==> inputs of run P <==
==> flow/design.v <==
module non_restoring_divider #(
    parameter DATA_WIDTH = 32
) (
    input  logic                    clk_i,
    input  logic                    clk_en_i,
    input  logic                    rst_n_i,
    input  logic [DATA_WIDTH - 1:0] dividend_i,
    input  logic [DATA_WIDTH - 1:0] divisor_i,
    input  logic                    data_valid_i,
    output logic [DATA_WIDTH - 1:0] quotient_o,
    output logic [DATA_WIDTH - 1:0] remainder_o,
    output logic                    divide_by_zero_o,
    output logic                    data_valid_o,
    output logic                    idle_o
);
    localparam COUNTER_WIDTH = $clog2(DATA_WIDTH);
    typedef enum logic [1:0] {IDLE, DIVIDE, RESTORE} fsm_state_t;
    typedef struct packed {
        logic                    rem_sign;
        logic [DATA_WIDTH - 1:0] remainder;
        logic [DATA_WIDTH - 1:0] quotient;
    } result_t;
    fsm_state_t state_CRT, state_NXT;
        always_ff @(posedge clk_i) begin : state_register
            if (!rst_n_i) begin
                state_CRT <= IDLE;
            end else if (clk_en_i) begin
                state_CRT <= state_NXT;
            end
        end : state_register
    result_t partial_CRT, partial_NXT;
    logic [DATA_WIDTH - 1:0] divisor_CRT, divisor_NXT;
        always_ff @(posedge clk_i) begin : datapath_register
            if (clk_en_i) begin
                partial_CRT <= partial_NXT;
                divisor_CRT <= divisor_NXT;
            end
        end : datapath_register
    logic [COUNTER_WIDTH - 1:0] iter_count_CRT, iter_count_NXT;
        always_ff @(posedge clk_i) begin : counter 
            if (clk_en_i) begin
                iter_count_CRT <= iter_count_NXT;
            end
        end : counter 
    logic divide_by_zero_CRT, divide_by_zero_NXT;
        always_ff @(posedge clk_i) begin : status_register
            if (!rst_n_i) begin
                divide_by_zero_CRT <= 1'b0;
            end else if (clk_en_i) begin
                divide_by_zero_CRT <= divide_by_zero_NXT;
            end
        end : status_register
    result_t pair_shifted;
        always_comb begin : fsm_logic 
            divide_by_zero_NXT = divide_by_zero_CRT;
            iter_count_NXT = iter_count_CRT;
            partial_NXT = partial_CRT;
            divisor_NXT = divisor_CRT;
            state_NXT = state_CRT;
            pair_shifted = 'b0;
            remainder_o = partial_CRT.remainder;
            data_valid_o = 1'b0;
            idle_o = 1'b0;
            case (state_CRT) 
                IDLE: begin 
                    if (data_valid_i) begin
                        state_NXT = DIVIDE;
                    end
                    divide_by_zero_NXT = (divisor_i == '0);
                    partial_NXT.rem_sign = 1'b0;
                    partial_NXT.quotient = dividend_i;
                    partial_NXT.remainder = '0;
                    divisor_NXT = divisor_i;
                    iter_count_NXT = '0;
                    idle_o = 1'b1;
                end
                DIVIDE: begin
                    state_NXT = (iter_count_CRT == (DATA_WIDTH - 1)) ? RESTORE : state_CRT;
                    iter_count_NXT = iter_count_CRT + 1;
                    pair_shifted = partial_CRT << 1; 
                    if (partial_CRT.rem_sign) begin
                        {partial_NXT.rem_sign, partial_NXT.remainder} = {pair_shifted.rem_sign, pair_shifted.remainder} + divisor_CRT;
                    end else begin
                        {partial_NXT.rem_sign, partial_NXT.remainder} = {pair_shifted.rem_sign, pair_shifted.remainder} - divisor_CRT;
                    end
                    partial_NXT.quotient = {pair_shifted.quotient[DATA_WIDTH - 1:1], !partial_NXT.rem_sign};
                end
                RESTORE: begin
                    state_NXT = IDLE;
                    data_valid_o = 1'b1;
                    idle_o = 1'b0;
                    if (partial_CRT.rem_sign) begin
                        {partial_NXT.rem_sign, partial_NXT.remainder} = {partial_CRT.rem_sign, partial_CRT.remainder} + divisor_CRT;
                    end
                    remainder_o = partial_NXT.remainder;
                end
            endcase
        end : fsm_logic
    assign quotient_o = partial_CRT.quotient;
    assign divide_by_zero_o = divide_by_zero_CRT;
endmodule
==> flow/run.sh <==
#!/bin/bash
# the make line also repeats each setting of config.mk as NAME=value (left out here)
make -C /OpenROAD-flow-scripts/flow DESIGN_CONFIG=/design/flow/config.mk WORK_HOME=/design/flow/orfs CLKGATE_MAP_FILE= finish
==> flow/config.mk <==
export PLATFORM = sky130hd
export DESIGN_NAME = non_restoring_divider
export DESIGN_NICKNAME = non_restoring_divider
export VERILOG_FILES = /design/flow/design.v
export SDC_FILE = /design/flow/constraint.sdc
export NUM_CORES = 4
export LEC_CHECK = 0
export CAP_MARGIN = 25
export CELL_PAD_IN_SITES_DETAIL_PLACEMENT = 0
export CELL_PAD_IN_SITES_GLOBAL_PLACEMENT = 0
export CORE_MARGIN = 2
export CORE_UTILIZATION = 36
export CTS_CLUSTER_DIAMETER = 356
export CTS_CLUSTER_SIZE = 98
export GPL_ROUTABILITY_DRIVEN = 0
export GPL_TIMING_DRIVEN = 0
export PLACE_DENSITY_LB_ADDON = 0.28
export SLEW_MARGIN = 20
export TNS_END_PERCENT = 10
==> flow/constraint.sdc <==
create_clock -name core_clock -period 6.55 [get_ports {clk_i}]
set_input_delay 1.3100 -clock core_clock [delete_from_list [all_inputs] [get_ports {clk_i}]]
set_output_delay 1.3100 -clock core_clock [all_outputs]
set_load 0.01 [all_outputs]
==> inputs of run G, as changes to run P <==
Settings changed: CAP_MARGIN 25 to 20, CELL_PAD_IN_SITES_DETAIL_PLACEMENT 0 to not set, CELL_PAD_IN_SITES_GLOBAL_PLACEMENT 0 to not set, CORE_UTILIZATION 36 to 58, CTS_CLUSTER_DIAMETER 356 to not set, CTS_CLUSTER_SIZE 98 to not set, GPL_ROUTABILITY_DRIVEN 0 to not set, GPL_TIMING_DRIVEN 0 to not set, PLACE_DENSITY_LB_ADDON 0.28 to not set, TNS_END_PERCENT 10 to not set.
==> flow/constraint.sdc (replaced) <==
create_clock -name core_clock -period 3.82 [get_ports {clk_i}]
set_input_delay 0.7640 -clock core_clock [delete_from_list [all_inputs] [get_ports {clk_i}]]
set_output_delay 0.7640 -clock core_clock [all_outputs]
set_load 0.01 [all_outputs]
==> inputs of run Y, as changes to run P <==
Settings changed: CORE_ASPECT_RATIO set to 0.5, CORE_UTILIZATION 36 to 56, GPL_TIMING_DRIVEN 0 to 1, PLACE_DENSITY set to 0.36, PLACE_DENSITY_LB_ADDON 0.28 to not set, SETUP_SLACK_MARGIN set to -0.63.
==> inputs of run D, as changes to run P <==
Settings changed: CORE_UTILIZATION 36 to 66, CTS_CLUSTER_DIAMETER 356 to not set, CTS_CLUSTER_SIZE 98 to 70, GPL_ROUTABILITY_DRIVEN 0 to not set, GPL_TIMING_DRIVEN 0 to 1, PLACE_DENSITY_LB_ADDON 0.28 to not set.
==> flow/constraint.sdc (replaced) <==
create_clock -name core_clock -period 4.16 [get_ports {clk_i}]
set_input_delay 0.8320 -clock core_clock [delete_from_list [all_inputs] [get_ports {clk_i}]]
set_output_delay 0.8320 -clock core_clock [all_outputs]
set_load 0.01 [all_outputs]
==> results <==
Run D finished but fails on negative setup slack. Run Y ran to the end with no violations. Run P finished with timing, DRC and antenna clean. Run G ran to the end with violations: negative setup slack.
In run Y the worst setup slack is better than in run G, by 1.7 ns.
Cell count, lowest first: run Y, run D, run P, run G.
Against run P, the critical path depth of run G is higher by 9.
Against run D, the combinational power of run P is smaller by 47%.
The highest register-to-register slack belongs to run P, the lowest to run G.
Between run Y and run D, the lower routed wire length is in run Y (gap 22%, measured against run D).
Global-route usage: run D is higher than run G (0.30 points).
Against run D, the die size of run Y is larger by about 18%.
==> figures <==
| metric | run Y | run D | run P | run G |
|---|---|---|---|---|
| Run status | finished clean | complete, but fails checks | finished clean | complete, but fails checks |
| Layout check failures | - | negative setup slack | - | negative setup slack |
| Count of non-CTS buffers in the layout | 145 | 218 | 199 | 383 |
| Count of port buffers added during placement | 134 | 134 | 133 | 134 |
| Grt met3 use | 7.86% | 9.36% | 5.03% | 5.57% |
| GPL Wtd Cong | - | 0.979 | - | 1.00 |
| Aggregate negative setup slack | 0 ns | -0.820 ns | 0 ns | -5.57 ns |
| Peak fanout along the critical path | 5 | 3 | 5 | 4 |
| Pwr dens | 229 nW/µm² | 364 nW/µm² | 226 nW/µm² | 393 nW/µm² |
| Number of cells on the worst reg-to-reg path | 17 | 17 | 14 | 20 |
| DRT iter0 DRCs | 612 | 1223 | 530 | 1259 |
| Period utilisation layout | 80.0% | 106% | 88.4% | 111% |
| Seq pwr share | 37.1% | 33.7% | 35.7% | 29.1% |
| Delay contributed by the slowest stage of the critical path | 0.50 ns | 0.42 ns | 0.61 ns | 0.43 ns |
| Power of the clock network | 0.000540 W | 0.000861 W | 0.000592 W | 0.000962 W |
| Worst hold start | divide_by_zero_CRT$_SDFFE_PN0P_ | divide_by_zero_CRT$_SDFFE_PN0P_ | state_CRT[0]$_DFF_P_ | partial_CRT[12]$_DFFE_PP_ |
| Worst Setup End Kind | output port | output port | output port | register |
| Dpl ws | 1.71 ns | -0.310 ns | 1.26 ns | -0.458 ns |

---

==> 02-16: inputs <==
RTL: the design.v shown in full above, as it stands there.
clock: 6.0 ns
lec_check: 0
cap_margin: 20
core_margin: 2
core_utilization: 38
cts_cluster_size: 60
slew_margin: 20
run.sh (not shown) runs the stock make flow with config.mk's settings and CLKGATE_MAP_FILE=.
==> inputs of 11-13, as changes to 02-16 <==
--- a/flow/config.mk
+++ b/flow/config.mk
@@ -7,6 +7,9 @@
 export LEC_CHECK = 0
+export ABC_AREA = 1
 export CAP_MARGIN = 20
 export CORE_MARGIN = 2
-export CORE_UTILIZATION = 38
-export CTS_CLUSTER_SIZE = 60
+export CORE_UTILIZATION = 69
+export CTS_CLUSTER_DIAMETER = 332
+export CTS_CLUSTER_SIZE = 96
 export SLEW_MARGIN = 20
+export TNS_END_PERCENT = 5
==> flow/constraint.sdc (replaced) <==
create_clock -name core_clock -period 3.79 [get_ports {clk_i}]
set_input_delay 0.7580 -clock core_clock [delete_from_list [all_inputs] [get_ports {clk_i}]]
set_output_delay 0.7580 -clock core_clock [all_outputs]
set_load 0.01 [all_outputs]
==> CHANGELOG.md <==
### Metrics

* Endpoints failing setup at 6
* Setup slack of the critical path after layout at -0.111 ns
* First-pass GRT wire length at 51400 um
* Met3 Use GR at 10.4%
* Result of the run: complete, but fails checks
* Checks failing in the layout checks: setup timing
The numbers above come from 11-13.

==> CHANGELOG.md <==
### Metrics

* Met3 Use GR at a little under 5%
* Number of H-tree levels at 3
* Largest combinational cell category by area: AND-OR/OR-AND gates
* Result of the run: finished clean
* Maximum number of pins on one net before global-route repair at 42
* Endpoints failing setup at 0
* Post-CTS setup buffers at 0
* Number of global-route vias before repair at 7204
The numbers above come from 02-16.


---

==> inputs of v10 <==
// non_restoring_divider: RTL as listed in full above, without the edits since
==> flow/config.mk <==
export PLATFORM = sky130hd
export DESIGN_NAME = non_restoring_divider
export DESIGN_NICKNAME = non_restoring_divider
export VERILOG_FILES = /design/flow/design.v
export SDC_FILE = /design/flow/constraint.sdc
export NUM_CORES = 4
export LEC_CHECK = 0
export CAP_MARGIN = 20
export CORE_MARGIN = 2
export CORE_UTILIZATION = 52
export SLEW_MARGIN = 20
==> flow/constraint.sdc <==
create_clock -name core_clock -period 4.58 [get_ports {clk_i}]
set_input_delay 0.9160 -clock core_clock [delete_from_list [all_inputs] [get_ports {clk_i}]]
set_output_delay 0.9160 -clock core_clock [all_outputs]
set_load 0.01 [all_outputs]
==> inputs of v33, as changes to v10 <==
Settings changed: ABC_AREA set to 1, CORE_UTILIZATION 52 to 68, CTS_CLUSTER_DIAMETER set to 247, CTS_CLUSTER_SIZE set to 22, SETUP_SLACK_MARGIN set to -0.34.
==> flow/constraint.sdc (replaced) <==
create_clock -name core_clock -period 3.41 [get_ports {clk_i}]
set_input_delay 0.6820 -clock core_clock [delete_from_list [all_inputs] [get_ports {clk_i}]]
set_output_delay 0.6820 -clock core_clock [all_outputs]
set_load 0.01 [all_outputs]
==> summary of the runs <==
v33 ran to the end with violations: negative setup slack. v10 produced a clean layout.
Combinational power: v10 is smaller than v33 (39%).
Of v10 and v33, v33 has the higher clock power (gap 33%, measured against v33).
Against v10, the sequential share of layout area of v33 is lower by 5.3 points.
Against v33, the final cell count of v10 is lower by about 37%.
Between v33 and v10, the lower setup slack is in v33 (gap 480 ps).
Power: v10 is smaller than v33 (about 33%).
==> figures <==
| item | v33 | v10 |
|---|---|---|
| Area share of the largest cell type after synthesis | 0.286 | 0.352 |
| Area fraction in and, or, nand and nor cells | 0.381 | 0.147 |
| Maximum fanout along the worst path | 3 | 5 |
| Path depth of the worst reg2reg path | 20 | 21 |
| Arrival time reported for the critical path endpoint | 3090 ps | 3550 ps |
| Yosys cell count | 1680 | 933 |
| Post-placement cell count | 1985 | 1250 |
| Met2 WL | 15900 microns | 11300 microns |
| Result of the run | finished with violations | finished clean |
| Reasons for failing layout checks | negative setup slack | - |
| Post-Route Hold Slack | 496 ps | 519 ps |
| Synthesized net count | 1818 | 1071 |
| Critical path startpoint | partial_CRT[41]$_DFFE_PP_ | divisor_CRT[3]$_DFFE_PP_ |
| Peak per-stage delay on the critical path | 530 ps | 520 ps |
| Via count | 12055 | 7483 |

---

==> job 9159 <==
// non_restoring_divider: RTL as listed in full above, without the edits since
clock: 6.55 ns
lec_check: 0
cap_margin: 25
cell_pad_in_sites_detail_placement: 0
cell_pad_in_sites_global_placement: 0
core_aspect_ratio: 0.5
core_margin: 2
core_utilization: 59
cts_cluster_diameter: 356
cts_cluster_size: 98
gpl_routability_driven: 0
gpl_timing_driven: 1
place_density: 0.35
slew_margin: 20
tns_end_percent: 90
==> inputs of job 2607, as changes to job 9159 <==
CAP_MARGIN = 20   (was 25)
CELL_PAD_IN_SITES_DETAIL_PLACEMENT = 2   (was 0)
CELL_PAD_IN_SITES_GLOBAL_PLACEMENT = unset   (was 0)
CORE_ASPECT_RATIO = unset   (was 0.5)
CORE_UTILIZATION = 64   (was 59)
CTS_CLUSTER_DIAMETER = unset   (was 356)
CTS_CLUSTER_SIZE = unset   (was 98)
GPL_ROUTABILITY_DRIVEN = unset   (was 0)
GPL_TIMING_DRIVEN = unset   (was 1)
PLACE_DENSITY = unset   (was 0.35)
TNS_END_PERCENT = unset   (was 90)
==> flow/constraint.sdc (replaced) <==
create_clock -name core_clock -period 6.0 [get_ports {clk_i}]
set_input_delay 1.2000 -clock core_clock [delete_from_list [all_inputs] [get_ports {clk_i}]]
set_output_delay 1.2000 -clock core_clock [all_outputs]
set_load 0.01 [all_outputs]
==> results <==
- Job 2607 stopped in detailed placement (DPL-0033). Job 9159 completed with no timing, DRC or antenna violations.
- In area after synthesis, job 9159 and job 2607 do not differ.
- Synthesized cell count is the same in job 2607 and job 9159.
- Against job 9159, the die size of job 2607 is smaller by about 8%.
==> figures <==
Run status: job 9159 no timing/DRC/antenna violations; job 2607 did not finish
Failing step: job 9159 -; job 2607 detailed placement
Post-synth design cell area: job 9159 0.00870 sq mm; job 2607 0.00870 sq mm
Number of flops mapped to enable cells by yosys: job 9159 102; job 2607 102
Share of the synthesized netlist area taken by xor and xnor gates: job 9159 0.0865; job 2607 0.0865
Pre-placement core utilization: job 9159 0.603; job 2607 0.657
Number of library cell types mapped by synthesis: job 9159 67; job 2607 67
Horizontal extent of the die: job 9159 176 microns; job 2607 121 microns
Y dimension of the die: job 9159 89.8 microns; job 2607 121 microns
Syn Nets: job 9159 1071; job 2607 1071
Core outline area: job 9159 0.0144 sq mm; job 2607 0.0132 sq mm
Row count: job 9159 31; job 2607 42
DIE AREA: job 9159 0.0158 sq mm; job 2607 0.0145 sq mm
Ys cells: job 9159 933; job 2607 933
Total of flip-flops plus latches after synthesis: job 9159 106; job 2607 106
No activity file was given, so power comes from the tool's default toggle rates.
